## v52
## mdc
module mdc (clk, rst_n, start, A, B, out, done);
input clk, rst_n, start;
input [7:0] A, B;
output reg [7:0] out;
output reg done;
reg [1:0] state;
reg [7:0] A_aux, B_aux;
localparam IDLE = 2'b00;
localparam SUBTRACT = 2'b01;
localparam FINISHED = 2'b10;
always @(posedge clk or negedge rst_n) begin
    if (!rst_n) begin
        state <= IDLE;
        out <= 0;
        done <= 0;
    end else begin
        done <= 0;
        case (state)
            IDLE: begin
                state <= IDLE;
                if (start) begin
                    state <= SUBTRACT;
                    A_aux <= A;
                    B_aux <= B;
                end
            end
            SUBTRACT: begin
                state <= SUBTRACT;
                if (A_aux > B_aux)
                    A_aux <= A_aux - B_aux;
                else if (B_aux > A_aux)
                    B_aux <= B_aux - A_aux;
                else
                    state <= FINISHED;
            end
            FINISHED: begin
                state <= IDLE;
                done <= 1;
                out <= A_aux;
            end
            default: state <= IDLE;
        endcase
    end
end
endmodule
Size in the first run: roughly 210 cells after synthesis, about 28 I/O pins.
Settings: LEC_CHECK=0, CAP_MARGIN=40, CORE_ASPECT_RATIO=0.5, CORE_MARGIN=10, CORE_UTILIZATION=56, CTS_BUF_LIST=sky130_fd_sc_hd__clkbuf_16, CTS_CLUSTER_DIAMETER=214, CTS_CLUSTER_SIZE=89, GPL_TIMING_DRIVEN=1, HOLD_SLACK_MARGIN=0.3, PLACE_DENSITY=0.36, SETUP_SLACK_MARGIN=-0.48, SLEW_MARGIN=20, TNS_END_PERCENT=5; clock period 4.87 ns.
run.sh (not shown) runs the stock make flow with config.mk's settings and CLKGATE_MAP_FILE=.
The following lists how v10 was set up differently from v52:
# v52
export LEC_CHECK = 0
export CAP_MARGIN = 40
export CORE_ASPECT_RATIO = 0.5
export CORE_MARGIN = 10
export CORE_UTILIZATION = 56
export CTS_BUF_LIST = sky130_fd_sc_hd__clkbuf_16
export CTS_CLUSTER_DIAMETER = 214
export CTS_CLUSTER_SIZE = 89
export GPL_TIMING_DRIVEN = 1
export HOLD_SLACK_MARGIN = 0.3
export PLACE_DENSITY = 0.36
export SETUP_SLACK_MARGIN = -0.48
export SLEW_MARGIN = 20
export TNS_END_PERCENT = 5
create_clock -name core_clock -period 4.87 [get_ports {clk}]
# v10
export LEC_CHECK = 0
export CAP_MARGIN = 40
export CORE_MARGIN = 2
export CORE_UTILIZATION = 68
export CTS_BUF_LIST = sky130_fd_sc_hd__clkbuf_16
export SLEW_MARGIN = 20
create_clock -name core_clock -period 2.16 [get_ports {clk}]
Findings:
Across v52 and v10, a clean result was obtained everywhere but in v10.
Total clock buffers created by CTS came out exactly the same in v52 and v10.
Summary of v10 over v52: die outline height down 6.6%, starting density of the core saw an increase, chip area has decreased, instance area at placement now larger.
> inputs changed (v10 -> v8)
# v10
export LEC_CHECK = 0
export CAP_MARGIN = 40
export CORE_MARGIN = 2
export CORE_UTILIZATION = 68
export CTS_BUF_LIST = sky130_fd_sc_hd__clkbuf_16
export SLEW_MARGIN = 20
create_clock -name core_clock -period 2.16 [get_ports {clk}]
# v8
export LEC_CHECK = 0
export CAP_MARGIN = 0
export CORE_MARGIN = 2
export CORE_UTILIZATION = 66
export CTS_BUF_LIST = sky130_fd_sc_hd__clkbuf_16
export SLEW_MARGIN = 20
create_clock -name core_clock -period 2.2 [get_ports {clk}]
## What came out
- Status: v10 FAILED at 5_1_grt (tool error)
- For v8, the flow was terminated by a tool error in 4_1_cts and produced no final design.
- Against v10, v8 comes in about 1.4% higher on width of the die.
- On post-place setup slack, v10 and v8 are basically level.
- Diff v8..v10 | yosys stat chip area | unchanged
- Number of instances in the placed design shrinks slightly when moving from v10 to v8.
- Chip footprint for v8: 2.8% up relative to v10
Input changes introduced in v39 (baseline for comparison: v8):
# v8
export LEC_CHECK = 0
export CAP_MARGIN = 0
export CORE_MARGIN = 2
export CORE_UTILIZATION = 66
export CTS_BUF_LIST = sky130_fd_sc_hd__clkbuf_16
export SLEW_MARGIN = 20
create_clock -name core_clock -period 2.2 [get_ports {clk}]
# v39
export LEC_CHECK = 0
export CAP_MARGIN = 40
export CORE_MARGIN = 2
export CORE_UTILIZATION = 68
export CTS_BUF_LIST = sky130_fd_sc_hd__clkbuf_16
export SLEW_MARGIN = 20
create_clock -name core_clock -period 2.15 [get_ports {clk}]
==> results <==
The run showing the greater detailed-placement wirelength estimate is v39. Seen in the log of v39: DPL-0038 during 5_1_grt, after which the run never completed. v39: overall die height is 1.4% lower than what v8 reported. Average cell area after synthesis came out exactly the same in v39 and v8. Die span in x down 0.81 um in v39 wrt v8. Comparing the two runs side by side, v39 comes out ahead of v8 on area enclosed by the die boundary. Netlist area before placement: v39 vs v8 — no meaningful difference. Standard cell core area: higher on v8. Routability-driven placement congestion ratio is higher on v39. In v39, cell area reported after detailed placement is higher than in v8.
[inputs] v5 vs v39
# v39
export LEC_CHECK = 0
export CAP_MARGIN = 40
export CORE_MARGIN = 2
export CORE_UTILIZATION = 68
export CTS_BUF_LIST = sky130_fd_sc_hd__clkbuf_16
export SLEW_MARGIN = 20
create_clock -name core_clock -period 2.15 [get_ports {clk}]
# v5
export LEC_CHECK = 0
export CAP_MARGIN = 20
export CORE_MARGIN = 2
export CORE_UTILIZATION = 63
export CTS_BUF_LIST = sky130_fd_sc_hd__clkbuf_16
export SLEW_MARGIN = 20
create_clock -name core_clock -period 2.27 [get_ports {clk}]
Results
- v5: PASS, flow complete, no timing, DRC or antenna violations
- Summary of v5 over v39: number of synthesized register bits essentially unchanged, synthesized area essentially unchanged, site row count climbed 1.
- Status: number of enable flip-flop cells parity (v39, v5)
- Changes observed in v5 relative to v39: number of gates given a new drive strength after cts picked up an extra 1; x dimension of the die picked up an extra 2.1 um.

========
Setup of wip/fjord:
Starting RTL as in the previous note.
==> flow/design.v (excerpt) <==
module mdc (clk, rst_n, start, A, B, out, done);
input clk, rst_n, start;
input [7:0] A, B;
output reg [7:0] out;
output reg done;
reg [1:0] state;
reg [7:0] A_aux, B_aux;
localparam IDLE = 2'b00;
localparam SUBTRACT = 2'b01;
localparam FINISHED = 2'b10;
always @(posedge clk or negedge rst_n) begin
    if (!rst_n) begin
        state <= IDLE;
        out <= 0;
        done <= 0;
    end else begin
        done <= 0;
        case (state)
            IDLE: begin
                state <= IDLE;
                if (start) begin
                    state <= SUBTRACT;
                    A_aux <= A;
                    B_aux <= B;
                end
            end
            SUBTRACT: begin
                state <= SUBTRACT;
                if (A_aux > B_aux)
                    A_aux <= A_aux - B_aux;
                else if (B_aux > A_aux)
                    B_aux <= B_aux - A_aux;
                else
                    state <= FINISHED;
            end
            FINISHED: begin
                state <= IDLE;
                done <= 1;
                out <= A_aux;
            end
            default: state <= IDLE;
        endcase
    end
end
endmodule
export LEC_CHECK = 0
export CAP_MARGIN = 20
export CORE_MARGIN = 2
export CORE_UTILIZATION = 66
export CTS_BUF_LIST = sky130_fd_sc_hd__clkbuf_16
export CTS_CLUSTER_DIAMETER = 364
export CTS_CLUSTER_SIZE = 34
export MAX_ROUTING_LAYER = met4
export SETUP_SLACK_MARGIN = -0.12
export SLEW_MARGIN = 20
create_clock -name core_clock -period 2.22 [get_ports {clk}]
The final report for wip/fjord shows a completed flow and a layout that fails verification, specifically negative setup slack.
Here is what was changed in the inputs of wip/tundra compared with wip/fjord.
# wip/fjord
export LEC_CHECK = 0
export CAP_MARGIN = 20
export CORE_MARGIN = 2
export CORE_UTILIZATION = 66
export CTS_BUF_LIST = sky130_fd_sc_hd__clkbuf_16
export CTS_CLUSTER_DIAMETER = 364
export CTS_CLUSTER_SIZE = 34
export MAX_ROUTING_LAYER = met4
export SETUP_SLACK_MARGIN = -0.12
export SLEW_MARGIN = 20
create_clock -name core_clock -period 2.22 [get_ports {clk}]
# wip/tundra
export LEC_CHECK = 0
export CAP_MARGIN = 20
export CORE_MARGIN = 2
export CORE_UTILIZATION = 59
export CTS_BUF_LIST = sky130_fd_sc_hd__clkbuf_16
export SLEW_MARGIN = 20
create_clock -name core_clock -period 1.86 [get_ports {clk}]
wip/tundra never completed; the flow aborted with a tool error in global routing (5_1_grt).
Reported for wip/tundra and wip/fjord, port buffer count turned out identical to the last digit.
Of wip/tundra and wip/fjord, the lower initial cell density of the core belongs to wip/tundra.
Comparing wip/tundra and wip/fjord, the lower total cell area at the placement stage was measured on wip/fjord.
Between wip/tundra and wip/fjord, the height of the die is higher for wip/tundra.
Min number of standard-cell rows in the floorplan across wip/tundra and wip/fjord: wip/fjord
wip/tundra vs wip/fjord — final weighted congestion of routability-driven global placement rose about 6%.
Core area: wip/tundra > wip/fjord
Placed wire-length estimate in wip/tundra vs wip/fjord: up 510 µm
## Diff of input files: wip/sierra against wip/tundra
# wip/tundra
export LEC_CHECK = 0
export CAP_MARGIN = 20
export CORE_MARGIN = 2
export CORE_UTILIZATION = 59
export CTS_BUF_LIST = sky130_fd_sc_hd__clkbuf_16
export SLEW_MARGIN = 20
create_clock -name core_clock -period 1.86 [get_ports {clk}]
# wip/sierra
export LEC_CHECK = 0
export CAP_MARGIN = 20
export CORE_MARGIN = 2
export CORE_UTILIZATION = 65
export CTS_BUF_LIST = sky130_fd_sc_hd__clkbuf_16
export HOLD_SLACK_MARGIN = -0.1
export SLEW_MARGIN = 20
create_clock -name core_clock -period 2.16 [get_ports {clk}]
## What came out
To summarise wip/sierra: no stage aborted, but the layout did not pass its checks, failing on negative setup slack. Area after detailed placement for wip/sierra: 8.1% down relative to wip/tundra. Post-cts sizing count: wip/sierra vs wip/tundra down 17. Lower number of post-CTS setup repair buffers was reported by wip/sierra, not wip/tundra. Per the comparison of wip/sierra with wip/tundra, die size decreased by 8.6% relative to the old numbers, count of placed standard cells including taps decreased by 34 relative to the old numbers.
